Setup of build 15:
## WcaUpConverter
module WcaUpConverter
(
	input              	clock,
	input              	reset,
	input              	enable,
	input  	wire [7:0]  	cfg,				 
	input  	wire       		strobe_cic,   	 
	input  	wire [31:0] 	phase_cordic, 	 
	input		wire [3:0]  	log2_rate,
	input	  wire			strobe_if,
	input   wire	[31:0] iq_bb_in,
	output  reg		[23:0] iq_if_out
  );
  parameter MODE  =  4'hB; 		 
	wire  aclr = cfg[1];  
	wire [15:0] ihb_in = iq_bb_in[15:0];
	wire [15:0] qhb_in = iq_bb_in[31:16];
	wire [11:0] icor_in;
	wire [11:0] qcor_in;
	wire [23:0] cor_out;
	wire [15:0] icic_in;
	wire [15:0] qcic_in;
	wire hb_strobe_out;
	wire cic_strobe_out;
assign icic_in 		= ihb_in; 
assign qcic_in 		= qhb_in;
generate if( MODE & 3'h2)
  begin
  	wire [15:0] icic_out;
   wire [15:0] qcic_out;
   reg [15:0] icic_latch;
	reg [15:0] qcic_latch;
	WcaCicInterp cic_i (
	 .clock(clock), 
    .reset(reset | aclr), 
    .enable(enable), 
    .strobe_cic(strobe_cic), 
    .strobe_if(strobe_if), 
    .log2_rate(log2_rate), 
    .data_in(icic_in), 
    .data_out(icic_out)
    );
	WcaCicInterp cic_q (
    .clock(clock), 
    .reset(reset | aclr), 
    .enable(enable), 
  ...
Settings: LEC_CHECK=0, CAP_MARGIN=10, CELL_PAD_IN_SITES_DETAIL_PLACEMENT=2, CELL_PAD_IN_SITES_GLOBAL_PLACEMENT=1, CORE_ASPECT_RATIO=0.93, CORE_MARGIN=5, CORE_UTILIZATION=64, CTS_CLUSTER_DIAMETER=240, GPL_ROUTABILITY_DRIVEN=0, MIN_ROUTING_LAYER=met2, SLEW_MARGIN=20; clock period 8.0 ns.
run.sh (not shown) runs the stock make flow with config.mk's settings and CLKGATE_MAP_FILE=.
The flow ended early for build 15: it failed with a tool error in detailed placement (3_5_place_dp).
#### Input delta (build 84 over build 15)
Settings: CORE_UTILIZATION: 64 -> 72; MIN_ROUTING_LAYER: met2 -> unset; CAP_MARGIN: 10 -> 20; CTS_CLUSTER_DIAMETER: 240 -> unset; CELL_PAD_IN_SITES_GLOBAL_PLACEMENT: 1 -> unset; CORE_ASPECT_RATIO: 0.93 -> unset; SETUP_SLACK_MARGIN: unset -> 0.2; PLACE_DENSITY: unset -> 0.69; CORE_MARGIN: 5 -> 2; CELL_PAD_IN_SITES_DETAIL_PLACEMENT: 2 -> unset; GPL_ROUTABILITY_DRIVEN: 0 -> unset; the clock period (ns, I/O delays scaled along): 8.0 -> 3.28.
[summary]
The layout from build 84, despite a flow that completed every stage, fails the layout checks, with the failing checks listed as negative setup slack. Horizontal die dimension (build 15 / build 84): 1.12. Build 84 against build 15: number of placement rows down 3, floorplan die area down 14%. Starting density of the core: build 84 and build 15 compared, higher one is build 84. Placeable core region improves in build 84 relative to build 15. Reported for build 84 and build 15, netlist area before placement turned out identical to the last digit.
--- input diff build 84..build 81 ---
Settings: a change of SETUP_SLACK_MARGIN from 0.2 to 1.39; a change of CORE_UTILIZATION from 72 to 70; a change of the clock period (ns, I/O delays scaled along) from 3.28 to 5.33.
Findings:
- Looking at the reports, build 81 completed the entire flow and the layout it produced met the timing, DRC and antenna checks.
- Global-route wire length before repair (higher): build 84
- Compared with build 84, build 81 shows number of post-CTS setup repair buffers lower by 42.
- First-iteration detailed-routing DRC count ended up 1678 lower on build 81 than on build 84.
- Compared with build 84, build 81 is the less power-hungry design.
- Build 81 vs. build 84: post-route clock period utilization went down by 35 points; wire length after detailed routing went down by 18%; reported clock group power went down by 36%; via count of the first global-routing pass went down by 7060; post-layout instance count excluding filler cells went down by 635.
- Number of nets in the layout: build 81 and build 84 compared, lower one is build 81
Relative to build 81, the following input files were edited for build 43:
Settings: CORE_UTILIZATION now 72, was 70; SETUP_SLACK_MARGIN now -0.22, was 1.39; PLACE_DENSITY now 0.64, was 0.69; the clock period (ns, I/O delays scaled along) now 2.95, was 5.33.
Notes after the runs:
Summary of build 81 and build 43: one run falls short of a clean finish, namely build 43. Diff build 81 -> build 43: sequential power went up; chip footprint went down. | clock network fraction of total power | higher: build 81 |. Summary — worst hold slack, build 43 relative to build 81: lower, by 170 ps. Build 43 ended with more number of global-route vias before repair than build 81. Build 43: via count is 10500 higher than what build 81 reported.
The inputs of build 82 differ from those of build 43 as listed below.
Settings: changing SETUP_SLACK_MARGIN from -0.22 to 1.12; setting CTS_CLUSTER_SIZE to 10 for the first time; setting TNS_END_PERCENT to 10 for the first time; removing PLACE_DENSITY (formerly 0.64); changing the clock period (ns, I/O delays scaled along) from 2.95 to 3.75.
--- outcome ---
Build 43 → build 82: fill cell total of the finished layout higher, clock share of power lower, non-clock buffer count in the final layout lower.
From build 82 to build 43, number of instances on the worst hold path did not move at all.
Lower global-route usage among build 82 and build 43: build 82
Build 82 vs. build 43: total power draw went down; instance count on the critical path went down; portion of the clock cycle consumed by the worst path in the final layout went down; required arrival time at the worst endpoint went up.
Build 82 finished end to end and its layout was clean on timing, DRC and antenna.
[compare] base=build 43 new=build 82: total wire length down 5.6%; pin slew with the least headroom to its limit down 13 ps.
Changes in build 56 relative to build 82:
Settings: SETUP_SLACK_MARGIN no longer set, was 1.12; CTS_CLUSTER_DIAMETER now 79, previously not set; TNS_END_PERCENT no longer set, was 10; CORE_UTILIZATION now 33, was 72; CTS_CLUSTER_SIZE no longer set, was 10; the clock period (ns, I/O delays scaled along) now 8.0, was 3.75.
==> results <==
Build 56 finished every step from synthesis to the final layout, and the layout passed the timing, DRC and antenna checks.
Build 56 vs. build 82: vertical die dimension has increased, tap cell count higher, number of buffers inserted to repair setup after CTS fell by 135, final cell count now sits higher.
Compared with build 82, build 56 has extra setup slack.
Comparing proportion of power drawn by flip-flops and latches for build 82 and build 56, the smaller number came from build 82.
Build 56 against build 82: total die size now larger, worst voltage drop across the vdd grid lost 67%.
Compared to build 82, build 56 has worst endpoint required time 4250 ps higher.

## rev 12
Starting RTL as in the previous note.
Settings: LEC_CHECK=0, ABC_AREA=0, CAP_MARGIN=5, CELL_PAD_IN_SITES_GLOBAL_PLACEMENT=1, CORE_MARGIN=2, CORE_UTILIZATION=69, CTS_CLUSTER_DIAMETER=373, GPL_TIMING_DRIVEN=0, HOLD_SLACK_MARGIN=0.11, MAX_ROUTING_LAYER=met4, MIN_ROUTING_LAYER=met1, PLACE_DENSITY=0.89, SETUP_SLACK_MARGIN=0.3, SLEW_MARGIN=10, TNS_END_PERCENT=90; clock period 3.0 ns.
Rev 12 never completed, since it errored out during global placement without I/O (3_1_place_gp_skip_io).
diff inputs: rev 12 => rev 13
- CTS_CLUSTER_DIAMETER changed from 373 to 303
- CAP_MARGIN changed from 5 to 35
- CORE_ASPECT_RATIO newly set to 0.54
- PLACE_DENSITY removed (was 0.89)
- PLACE_DENSITY_LB_ADDON newly set to 0.05
- CORE_MARGIN changed from 2 to 4
- MAX_ROUTING_LAYER changed from met4 to met5
- CELL_PAD_IN_SITES_DETAIL_PLACEMENT newly set to 1
- GPL_ROUTABILITY_DRIVEN newly set to 1
### Flow results
What ended rev 13 was a tool error in global placement without I/O (3_1_place_gp_skip_io); the run never finished. Compared rev 12 against rev 13; sequential share of the synthesized area within noise. Height of the chip, rev 12 and rev 13: lower on rev 13. Of rev 12 and rev 13, the lower floorplan die area belongs to rev 12. Mean area per synthesized cell came out exactly the same in rev 12 and rev 13. Effective utilization at floorplan in rev 13 is 0.68 points higher than in rev 12.

alpha:
Starting RTL as in the previous note.
export LEC_CHECK = 0
export CAP_MARGIN = 0
export CORE_MARGIN = 2
export CORE_UTILIZATION = 72
export PLACE_DENSITY = 0.64
export SETUP_SLACK_MARGIN = -0.22
export SLEW_MARGIN = 20
export TNS_END_PERCENT = 10
create_clock -name core_clock -period 2.95 [get_ports {clock}]
In alpha the implementation completed, yet the final layout does not meet the checks, the culprit being setup timing.
Input changes introduced in beta (baseline for comparison: alpha):
--- a/flow/config.mk
+++ b/flow/config.mk
@@ -6,9 +6,6 @@
 export NUM_CORES = 4
 export LEC_CHECK = 0
-export CAP_MARGIN = 0
+export CAP_MARGIN = 20
 export CORE_MARGIN = 2
-export CORE_UTILIZATION = 72
-export PLACE_DENSITY = 0.64
-export SETUP_SLACK_MARGIN = -0.22
+export CORE_UTILIZATION = 31
 export SLEW_MARGIN = 20
-export TNS_END_PERCENT = 10
==> flow/constraint.sdc <==
create_clock -name core_clock -period 5.3 [get_ports {clock}]
set_input_delay 1.0600 -clock core_clock [delete_from_list [all_inputs] [get_ports {clock}]]
set_output_delay 1.0600 -clock core_clock [all_outputs]
set_load 0.01 [all_outputs]
- beta ended with every stage complete and zero timing, DRC or antenna violations.
- Lower wire length after detailed routing goes to beta over alpha.
- When beta is set beside alpha, its post-route setup TNS turns out to be 30,410 ps larger.
- In beta, the total of cells resized after clock tree synthesis came out 98 below the value in alpha.
- Diff alpha and beta: global-route wire length before repair higher in alpha
- alpha vs beta, worst setup path startpoint: genblk1.cic_q.comb3[10] vs strobe_if
- Against alpha, beta reports a register share of total power that is higher.
- genblk1.cic_q.pipe3[39] as the worst setup path endpoint was reported by alpha, and genblk2.cordic.pcc_1[8].pcc_1.XN[11] by beta.
- Comparing alpha and beta, the lower full die area was measured on alpha.
- The layout buffering overhead excluding clock cells number comes out lower for beta vs alpha.
- beta: total power lower than alpha
#### Input delta (gamma over beta)
--- a/flow/config.mk
+++ b/flow/config.mk
@@ -6,6 +6,8 @@
 export NUM_CORES = 4
 export LEC_CHECK = 0
+export ABC_AREA = 1
 export CAP_MARGIN = 20
 export CORE_MARGIN = 2
-export CORE_UTILIZATION = 31
+export CORE_UTILIZATION = 68
+export SETUP_SLACK_MARGIN = 1.66
 export SLEW_MARGIN = 20
==> flow/constraint.sdc <==
create_clock -name core_clock -period 8.19 [get_ports {clock}]
set_input_delay 1.6380 -clock core_clock [delete_from_list [all_inputs] [get_ports {clock}]]
set_output_delay 1.6380 -clock core_clock [all_outputs]
set_load 0.01 [all_outputs]
Delta (gamma minus beta): clock power lost about 36%; combinational power lost about 60%.
Of the two values seen for main power-consuming group, clock was produced by gamma and combinational cells by beta.
gamma vs beta — met2 wire length rose 29,000 um.
gamma ends up with a worst stage delay on the critical path that is 120 ps higher than in beta.
gamma gives more net count after synthesis than beta did.
Looking at gamma and beta, the clock transition at the registers of the reported paths is a wash.
On relative area change from synthesis to final layout: gamma sits below beta.
Of gamma and beta, the lower final area belongs to beta.
Power and IR drop assume default switching activity.
